==> flow/design.v (excerpt) <==
module breakout(
    input  clk,
    input  rst,
    input  rota,
    input  rotb,
    input  de,
    output red,
    output green,
    output blue,
    output hsync,
    output vsync
    );
wire [9:0] xpos;
wire [9:0] ypos;
signal_generator signal_generator_inst(clk, rst, hsync, vsync, xpos, ypos);
game game_inst(clk, rst, xpos, ypos, ~rota, ~rotb, ~de, red, green, blue);
endmodule
Size in the first run: about 1300 cells after synthesis, ~10 I/O pins, ~11000 µm² of cells after synthesis.
==> flow/config.mk <==
export PLATFORM = sky130hd
export DESIGN_NAME = breakout
export DESIGN_NICKNAME = breakout
export VERILOG_FILES = /design/flow/design.v
export SDC_FILE = /design/flow/constraint.sdc
export NUM_CORES = 4
export LEC_CHECK = 0
export CAP_MARGIN = 10
export CELL_PAD_IN_SITES_DETAIL_PLACEMENT = 1
export CORE_MARGIN = 5
export CORE_UTILIZATION = 70
export GPL_ROUTABILITY_DRIVEN = 1
export MAX_ROUTING_LAYER = met4
export PLACE_DENSITY_LB_ADDON = 0.11
export SETUP_SLACK_MARGIN = 5.0
export SLEW_MARGIN = 40
export TNS_END_PERCENT = 80
==> flow/constraint.sdc <==
create_clock -name core_clock -period 21.4 [get_ports {clk}]
set_input_delay 4.2800 -clock core_clock [delete_from_list [all_inputs] [get_ports {clk}]]
set_output_delay 4.2800 -clock core_clock [all_outputs]
set_load 0.01 [all_outputs]
run.sh (not shown) runs the stock make flow with config.mk's settings and CLKGATE_MAP_FILE=.
The baseline ended with an error in 3_5_place_dp, error DPL-0033.
Rerun with:
==> flow/config.mk (replaced) <==
export PLATFORM = sky130hd
export DESIGN_NAME = breakout
export DESIGN_NICKNAME = breakout
export VERILOG_FILES = /design/flow/design.v
export SDC_FILE = /design/flow/constraint.sdc
export NUM_CORES = 4
export LEC_CHECK = 0
export ABC_AREA = 1
export CAP_MARGIN = 20
export CORE_MARGIN = 2
export CORE_UTILIZATION = 72
export SETUP_SLACK_MARGIN = 2.08
export SLEW_MARGIN = 20
==> flow/constraint.sdc (replaced) <==
create_clock -name core_clock -period 9.0 [get_ports {clk}]
set_input_delay 1.8000 -clock core_clock [delete_from_list [all_inputs] [get_ports {clk}]]
set_output_delay 1.8000 -clock core_clock [all_outputs]
set_load 0.01 [all_outputs]
- With this change the flow completed with no timing, DRC or antenna violations
- area after synthesis rose by about 13%
- die size stays flat
- synthesized cell count increases by 39%
Rerun with:
--- a/flow/config.mk
+++ b/flow/config.mk
@@ -11,3 +11,4 @@
 export CORE_UTILIZATION = 72
-export SETUP_SLACK_MARGIN = 2.08
+export CTS_CLUSTER_SIZE = 10
+export SETUP_SLACK_MARGIN = 1.78
 export SLEW_MARGIN = 20
==> flow/constraint.sdc (replaced) <==
create_clock -name core_clock -period 5.97 [get_ports {clk}]
set_input_delay 1.1940 -clock core_clock [delete_from_list [all_inputs] [get_ports {clk}]]
set_output_delay 1.1940 -clock core_clock [all_outputs]
set_load 0.01 [all_outputs]
Worst setup slack degrades by 1.5 ns.
Power climbs by 50%.
Hold slack improves by 0.0032 ns.
Register-to-register slack degrades by 2.7 ns.
Synthesized cell count is unchanged.
Sequential share of layout area drops by 0.50 points.
Rerun with:
--- a/flow/config.mk
+++ b/flow/config.mk
@@ -11,4 +11,4 @@
 export CORE_UTILIZATION = 72
-export CTS_CLUSTER_SIZE = 10
-export SETUP_SLACK_MARGIN = 1.78
+export PLACE_DENSITY_LB_ADDON = 0.2
+export SETUP_SLACK_MARGIN = 1.95
 export SLEW_MARGIN = 20
==> flow/constraint.sdc (replaced) <==
create_clock -name core_clock -period 7.37 [get_ports {clk}]
set_input_delay 1.4740 -clock core_clock [delete_from_list [all_inputs] [get_ports {clk}]]
set_output_delay 1.4740 -clock core_clock [all_outputs]
set_load 0.01 [all_outputs]
After rerunning:
- The new run went through all stages and came out clean
- wire length decreases by 6.0%
- final cell count shrinks by 1.1%
- register-to-register slack improves by 0.62 ns
Rerun with:
--- a/flow/config.mk
+++ b/flow/config.mk
@@ -10,4 +10,5 @@
 export CORE_MARGIN = 2
-export CORE_UTILIZATION = 72
-export PLACE_DENSITY_LB_ADDON = 0.2
+export CORE_UTILIZATION = 70
+export CTS_CLUSTER_SIZE = 93
+export PLACE_DENSITY_LB_ADDON = 0.15
 export SETUP_SLACK_MARGIN = 1.95
Result:
- worst setup slack loses 0.0077 ns
- utilization decreases by 1.0 points
- global-route usage decreases by 0.89 points
- final area hardly moves
- cell count barely changes
- routed wire length decreases by about 1.6%
- via count decreases by about 0.54%
- critical path depth decreases by 1
- area after synthesis does not change
- clock power increases by about 5%
- total power increases by about 2.2%
Rerun with:
--- a/flow/config.mk
+++ b/flow/config.mk
@@ -8,8 +8,9 @@
 export ABC_AREA = 1
-export CAP_MARGIN = 20
+export CAP_MARGIN = 40
 export CORE_MARGIN = 2
-export CORE_UTILIZATION = 70
-export CTS_CLUSTER_SIZE = 93
-export PLACE_DENSITY_LB_ADDON = 0.15
-export SETUP_SLACK_MARGIN = 1.95
+export CORE_UTILIZATION = 72
+export CTS_CLUSTER_SIZE = 10
+export HOLD_SLACK_MARGIN = 0.28
+export PLACE_DENSITY_LB_ADDON = 0.29
+export SETUP_SLACK_MARGIN = 2.08
 export SLEW_MARGIN = 20
Effect: First-iteration DRC count rose by 12%. Clock skew rose by 0.0043 ns. Sequential cell count does not change. Routed wire length rose by 2.3%. Non-clock buffer count rose by 2. Power rose by 0.96%.
Power and IR drop assume default switching activity.
